==> inputs of wip/garnet <==
## bf16_unit
module bf16_unit
# (parameter G = 6) (
    input  clk,
    input  reset,
    input  [15:0] in1,
    input  [15:0] in2,
    input  [15:0] in3,
    input  [15:0] in4,
    input  [15:0] in5,
    input  [15:0] in6,
    input  [15:0] in7,
    input  [15:0] in8,
    input  [15:0] in9,
    input  [15:0] in10,
    input  [15:0] in11,
    input  [15:0] in12,
    input  [15:0] in13,
    input  [15:0] in14,
    input  [15:0] in15,
    input  [15:0] in16,
    input  [15:0] in17,
    input  [15:0] in18,
    input  [4:0] funct5,
    output wire [15:0] result
);
export LEC_CHECK = 0
export ABC_AREA = 0
export CAP_MARGIN = 20
export CORE_ASPECT_RATIO = 0.52
export CORE_MARGIN = 2
export CORE_UTILIZATION = 71
export CTS_CLUSTER_DIAMETER = 80
export GPL_ROUTABILITY_DRIVEN = 1
export SETUP_SLACK_MARGIN = 0.66
export SLEW_MARGIN = 20
create_clock -name core_clock -period 7.44 [get_ports {clk}]
run.sh (not shown) runs the stock make flow with config.mk's settings and CLKGATE_MAP_FILE=.
==> inputs of wip/pepper, as changes to wip/garnet <==
Settings changed: CORE_UTILIZATION 71 to 72.
==> flow/constraint.sdc (replaced) <==
create_clock -name core_clock -period 5.15 [get_ports {clk}]
set_input_delay 1.0300 -clock core_clock [delete_from_list [all_inputs] [get_ports {clk}]]
set_output_delay 1.0300 -clock core_clock [all_outputs]
set_load 0.01 [all_outputs]
==> inputs of wip/cedar, as changes to wip/garnet <==
Settings changed: CORE_ASPECT_RATIO 0.52 to 0.93, CORE_UTILIZATION 71 to 72, MAX_ROUTING_LAYER from default to met4, PLACE_DENSITY_LB_ADDON from default to 0.02, SETUP_SLACK_MARGIN 0.66 to 1.26.
==> flow/constraint.sdc (replaced) <==
create_clock -name core_clock -period 4.39 [get_ports {clk}]
set_input_delay 0.8780 -clock core_clock [delete_from_list [all_inputs] [get_ports {clk}]]
set_output_delay 0.8780 -clock core_clock [all_outputs]
set_load 0.01 [all_outputs]
==> impl_metrics.ini <==
; physical design summary
[floorplan]
die.size.y_um = 352.5

[pwr]
pwr-share-clk_pct = 39.4

[detailed_routing]
routed_wl_um = 431600
top_signal_layer_used = met5

[finish]
finalInstanceArea_sq_mm = 0.1806
comb.multi_input.count = 13620
areaGrowthSynthToFinish_pct = 8.929

[grt]
gr-usage-all-layers_pct = 35.44

[final_timing]
total_setup_violations_reported_at_the_end_of_the_flow = 0
fin_crit_ps = 6510

[outcome]
outcome = complete, no violations
[end of results for wip/garnet]
==> impl_metrics.ini <==
; physical design summary
[floorplan]
nWellTaps = 3078
io-pin-count = 311
die.size.y_um = 466.8

[finish]
areaGrowthSynthToFinish_pct = 14.67
finalInstanceArea_sq_mm = 0.1901
comb.multi_input.count = 13622

[outcome]
outcome = complete, but fails checks
check-failures = setup timing

[hold_path]
min_path_type = input pin to flop

[final_timing]
total_setup_violations_reported_at_the_end_of_the_flow = 18
final.setup.worst_slack_ps = -761.9
fin_crit_ps = 5152

[pwr]
pwr-share-clk_pct = 40.7

[detailed_routing]
routed_wl_um = 452500
top_signal_layer_used = met4

[cts]
post_cts.resized_instances = 507
[end of results for wip/cedar]
==> impl_metrics.ini <==
; physical design summary
[outcome]
outcome = complete, but fails checks
check-failures = setup timing

[grt]
gr-usage-all-layers_pct = 36.88
globalRouteMet2Util_pct = 49.14

[final_timing]
total_setup_violations_reported_at_the_end_of_the_flow = 15
final.setup.worst_slack_ps = -203.4

[finish]
comb.multi_input.count = 13621

[pwr]
pwr-share-clk_pct = 38.7

[detailed_routing]
routed_wl_um = 449800
top_signal_layer_used = met5

[floorplan]
die.size.y_um = 350.0
[end of results for wip/pepper]

========
==> inputs of 01-10 <==
bf16_unit again, from the RTL that the note above started with.
export LEC_CHECK = 0
export ABC_AREA = 0
export CAP_MARGIN = 20
export CORE_ASPECT_RATIO = 0.52
export CORE_MARGIN = 2
export CORE_UTILIZATION = 61
export CTS_CLUSTER_DIAMETER = 80
export CTS_CLUSTER_SIZE = 26
export GPL_ROUTABILITY_DRIVEN = 1
export HOLD_SLACK_MARGIN = 0.18
export SLEW_MARGIN = 20
create_clock -name core_clock -period 5.84 [get_ports {clk}]
==> inputs of 12-13, as changes to 01-10 <==
--- a/flow/config.mk
+++ b/flow/config.mk
@@ -8,10 +8,12 @@
 export ABC_AREA = 0
-export CAP_MARGIN = 20
-export CORE_ASPECT_RATIO = 0.52
+export CAP_MARGIN = 25
+export CORE_ASPECT_RATIO = 1.08
 export CORE_MARGIN = 2
-export CORE_UTILIZATION = 61
+export CORE_UTILIZATION = 42
 export CTS_CLUSTER_DIAMETER = 80
-export CTS_CLUSTER_SIZE = 26
+export CTS_CLUSTER_SIZE = 22
 export GPL_ROUTABILITY_DRIVEN = 1
 export HOLD_SLACK_MARGIN = 0.18
+export PLACE_DENSITY = 0.4
+export SETUP_SLACK_MARGIN = -0.64
 export SLEW_MARGIN = 20
==> flow/constraint.sdc (replaced) <==
create_clock -name core_clock -period 13.8 [get_ports {clk}]
set_input_delay 2.7600 -clock core_clock [delete_from_list [all_inputs] [get_ports {clk}]]
set_output_delay 2.7600 -clock core_clock [all_outputs]
set_load 0.01 [all_outputs]
==> inputs of 04-07, as changes to 01-10 <==
==> flow/config.mk (replaced) <==
export PLATFORM = sky130hd
export DESIGN_NAME = bf16_unit
export DESIGN_NICKNAME = bf16_unit
export VERILOG_FILES = /design/flow/design.v
export SDC_FILE = /design/flow/constraint.sdc
export NUM_CORES = 4
export LEC_CHECK = 0
export CAP_MARGIN = 20
export CORE_MARGIN = 2
export CORE_UTILIZATION = 40
export PLACE_DENSITY = 0.6
export SETUP_SLACK_MARGIN = -0.46
export SLEW_MARGIN = 20
==> flow/constraint.sdc (replaced) <==
create_clock -name core_clock -period 7.67 [get_ports {clk}]
set_input_delay 1.5340 -clock core_clock [delete_from_list [all_inputs] [get_ports {clk}]]
set_output_delay 1.5340 -clock core_clock [all_outputs]
set_load 0.01 [all_outputs]
==> summary of the runs <==
- 12-13 completed without violations. 04-07 completed without violations. 01-10 completed without violations.
- Global-route usage, lowest first: 04-07, 12-13, 01-10.
- Of 12-13 and 01-10, 01-10 has the higher sequential share of layout area (gap 0.79 points).
- Between 04-07 and 01-10, the lower die area is in 01-10 (gap 52%, measured against 01-10).
- Against 12-13, the critical path depth of 01-10 is higher by 3.
- First-iteration DRC count: 04-07 is larger than 12-13 (14%).
- Setup slack, highest first: 12-13, 04-07, 01-10.
==> figures <==
| metric | 01-10 | 04-07 | 12-13 |
|---|---|---|---|
| Status | timing/DRC/antenna clean | timing/DRC/antenna clean | timing/DRC/antenna clean |
| Net switching power | 12.2 mW | 10.7 mW | 5.56 mW |
| Area of all sequential standard cells | 64,400 µm² | 64,400 µm² | 64,400 µm² |
| Total of plain and repair buffers excluding clock buffers | 493 | 428 | 475 |
| Wirelength, routed | 423 mm | 410 mm | 466 mm |
| FP Util | 61.6% | 40.2% | 42.2% |
| Met1 demand-to-capacity share in global routing | 52.1% | 26.7% | 31.2% |
| Via count of the routed design | 128,000 | 125,000 | 123,000 |
| Worst min-delay path endpoint | bf16_SIMD.p9_in18[15] | bf16_SIMD.ADD5.out_exc_flag | bf16_SIMD.ADD2.p2_reg_exc_flag |
| CP required | 4670 ps | 6140 ps | 11,040 ps |
| Cell depth of the worst setup path | 15 | 12 | 12 |
| Placed Cells incl. Taps | 22,000 | 23,800 | 23,500 |
| Most utilized layer in the global route result | met1 | met2 | met2 |
| Post-Place Cell Area | 172,000 µm² | 174,000 µm² | 173,000 µm² |

========
==> zinc: inputs <==
bf16_unit again, from the RTL that the note above started with.
make LEC_CHECK=0 CAP_MARGIN=20 CORE_MARGIN=2 CORE_UTILIZATION=72 CTS_CLUSTER_DIAMETER=340 CTS_CLUSTER_SIZE=10 HOLD_SLACK_MARGIN=0.29 PLACE_DENSITY=0.42 SLEW_MARGIN=20 finish   # period 4.17 ns
==> indigo: changes against zinc <==
CORE_UTILIZATION = 9   (was 72)
CTS_CLUSTER_DIAMETER = default   (was 340)
CTS_CLUSTER_SIZE = default   (was 10)
HOLD_SLACK_MARGIN = default   (was 0.29)
PLACE_DENSITY = 0.6   (was 0.42)
==> flow/constraint.sdc (replaced) <==
create_clock -name core_clock -period 11.4 [get_ports {clk}]
set_input_delay 2.2800 -clock core_clock [delete_from_list [all_inputs] [get_ports {clk}]]
set_output_delay 2.2800 -clock core_clock [all_outputs]
set_load 0.01 [all_outputs]
==> summary of the runs <==
In zinc the sequential share of layout area is higher than in indigo, by 3.6 points.
zinc finished but fails on setup timing. indigo passed the timing, design-rule and antenna checks.
In indigo the hold slack is worse than in zinc, by 0.064 ns.
Final cell count: indigo is higher than zinc (about 90%).
First-iteration DRC count: zinc is larger than indigo (43%).

========
==> inputs of trial 94 <==
bf16_unit again, from the RTL that the note above started with.
clock: 9.0 ns
lec_check: 0
abc_area: 1
cap_margin: 35
cell_pad_in_sites_detail_placement: 2
core_aspect_ratio: 0.67
core_margin: 9
core_utilization: 23
cts_cluster_size: 26
gpl_routability_driven: 0
hold_slack_margin: 0.25
min_routing_layer: met2
place_density: 0.6
setup_slack_margin: 1.85
slew_margin: 20
tns_end_percent: 70
==> build 32 (differences from trial 94) <==
- ABC_AREA: 1 -> default
- CAP_MARGIN: 35 -> 20
- CELL_PAD_IN_SITES_DETAIL_PLACEMENT: 2 -> default
- CORE_ASPECT_RATIO: 0.67 -> default
- CORE_MARGIN: 9 -> 2
- CORE_UTILIZATION: 23 -> 71
- CTS_CLUSTER_SIZE: 26 -> 14
- GPL_ROUTABILITY_DRIVEN: 0 -> default
- HOLD_SLACK_MARGIN: 0.25 -> default
- MIN_ROUTING_LAYER: met2 -> default
- PLACE_DENSITY: 0.6 -> default
- SETUP_SLACK_MARGIN: 1.85 -> default
- TNS_END_PERCENT: 70 -> default
==> flow/constraint.sdc (replaced) <==
create_clock -name core_clock -period 5.92 [get_ports {clk}]
set_input_delay 1.1840 -clock core_clock [delete_from_list [all_inputs] [get_ports {clk}]]
set_output_delay 1.1840 -clock core_clock [all_outputs]
set_load 0.01 [all_outputs]
==> build 31 (differences from trial 94) <==
- ABC_AREA: 1 -> default
- CAP_MARGIN: 35 -> 20
- CORE_ASPECT_RATIO: 0.67 -> default
- CORE_MARGIN: 9 -> 5
- CORE_UTILIZATION: 23 -> 40
- CTS_CLUSTER_SIZE: 26 -> default
- GPL_ROUTABILITY_DRIVEN: 0 -> default
- HOLD_SLACK_MARGIN: 0.25 -> default
- MIN_ROUTING_LAYER: met2 -> default
- SETUP_SLACK_MARGIN: 1.85 -> default
- TNS_END_PERCENT: 70 -> default
==> results <==
Build 31 ended with an error in global routing. Trial 94 did not get past global routing. Build 32 finished clean. Of trial 94 and build 31, trial 94 has the higher area after synthesis (gap about 6%, measured against build 31). Synthesized cell count is the same in build 31 and build 32. Of build 32 and build 31, build 31 has the higher die area (gap 44%, measured against build 31).
Power figures rest on the tool's default switching activity, not on a simulated workload.
